==> garnet <==
==> flow/design.v (excerpt) <==
module top #(
    parameter D_WIDTH = 16,
    parameter Q_BITS  = 13
)(
  input logic [D_WIDTH - 1 : 0] angle_in,
  input logic signed [D_WIDTH - 1 : 0] currA_in,
  input logic signed [D_WIDTH - 1 : 0] currB_in,
  input logic signed [D_WIDTH - 1 : 0] currC_in,
  input logic signed [D_WIDTH - 1 : 0] currT_in,
  input logic        [D_WIDTH - 1 : 0] periodTop,
  output logic pwmA_out,
  output logic pwmB_out,
  output logic pwmC_out,
  input logic signed [D_WIDTH - 1 : 0]  kpd, kpq,
  input logic signed [D_WIDTH - 1 : 0]  kid, kiq,
  input logic clear_pid,
  input  logic clk,
  input  logic rstb,
  input  logic valid,
  output logic ready
);
  reg [         15 : 0] angle_r;
  reg [D_WIDTH - 1 : 0] currA_r;
  reg [D_WIDTH - 1 : 0] currB_r;
  reg [D_WIDTH - 1 : 0] currC_r;
  reg [D_WIDTH - 1 : 0] currT_r;
  reg [         15 : 0] periodTop_r;
  reg [4:0]             state;
  reg  [D_WIDTH - 1 : 0] a_in_matmul;
  reg  [D_WIDTH - 1 : 0] b_in_matmul;
  reg  [1:0]             op_in_matmul;
  wire [D_WIDTH - 1 : 0] a_out_matmul;
  wire [D_WIDTH - 1 : 0] b_out_matmul;
  reg [D_WIDTH - 1 : 0] c_out_calc;
  reg [D_WIDTH - 1 : 0] park_d_r, park_q_r;
  reg [D_WIDTH - 1 : 0] va_r, vb_r;
  wire    cordic_out_valid;
  wire    matmul_out_valid;
  wire    pid_d_out_valid;
  wire    pid_q_out_valid;
  wire    svm_out_valid;
  reg     cordic_done;
  reg     clarke_done;
  reg     pid_d_done;
  reg     pid_q_done;
  wire    [         15 : 0] sin, cos;
  wire    [D_WIDTH - 1 : 0] pid_d_out, pid_q_out;
  reg     start_cordic;
  reg     start_matmul;
  reg     start_PID;
  reg     start_svm;
  ...
clock: 12.3 ns
lec_check: 0
abc_area: 1
cap_margin: 20
cell_pad_in_sites_detail_placement: 0
core_aspect_ratio: 1.04
core_margin: 2
core_utilization: 65
cts_cluster_diameter: 123
max_routing_layer: met5
min_routing_layer: met1
place_density_lb_addon: 0.04
setup_slack_margin: -0.9
slew_margin: 20
run.sh (not shown) runs the stock make flow with config.mk's settings and CLKGATE_MAP_FILE=.
==> pepper (differences from garnet) <==
ABC_AREA = default   (was 1)
CELL_PAD_IN_SITES_DETAIL_PLACEMENT = default   (was 0)
CORE_ASPECT_RATIO = default   (was 1.04)
CORE_UTILIZATION = 52   (was 65)
CTS_CLUSTER_DIAMETER = default   (was 123)
MAX_ROUTING_LAYER = default   (was met5)
MIN_ROUTING_LAYER = default   (was met1)
PLACE_DENSITY = 0.6   (was default)
PLACE_DENSITY_LB_ADDON = default   (was 0.04)
SETUP_SLACK_MARGIN = default   (was -0.9)
==> flow/constraint.sdc (replaced) <==
create_clock -name core_clock -period 6.39 [get_ports {clk}]
set_input_delay 1.2780 -clock core_clock [delete_from_list [all_inputs] [get_ports {clk}]]
set_output_delay 1.2780 -clock core_clock [all_outputs]
set_load 0.01 [all_outputs]
==> qor summary <==
Result of the run: garnet timing/DRC/antenna clean; pepper failed layout checks
Violated checks: garnet -; pepper setup timing
Delay of the slowest cell on the worst path: garnet 950 ps; pepper 550 ps
Most used standard cell by instance count after synthesis: garnet nand2_1; pepper inv_1
Top achievable clock speed: garnet 124 MHz; pepper 143 MHz
Launching point of the worst reg2reg path: garnet svm0.state[3]; pepper svm0.state[4]
Area of all placed cells without fillers: garnet 108,000 µm²; pepper 112,000 µm²
Final layout net count: garnet 15,300; pepper 13,300
Die Outline Area: garnet 159,000 µm²; pepper 185,000 µm²
Share of cell area taken by muxes after synthesis: garnet 0.0111%; pepper 2.74%
Placement-stage cell area: garnet 104,000 µm²; pepper 104,000 µm²
Compound-gate portion of the synthesized area: garnet 11.1%; pepper 11.4%
Post-synthesis cell count from yosys: garnet 13,100; pepper 10,300
Setup TNS: garnet 0 ps; pepper -27,680 ps
RePlAce Congestion: garnet 0.989; pepper 0.912
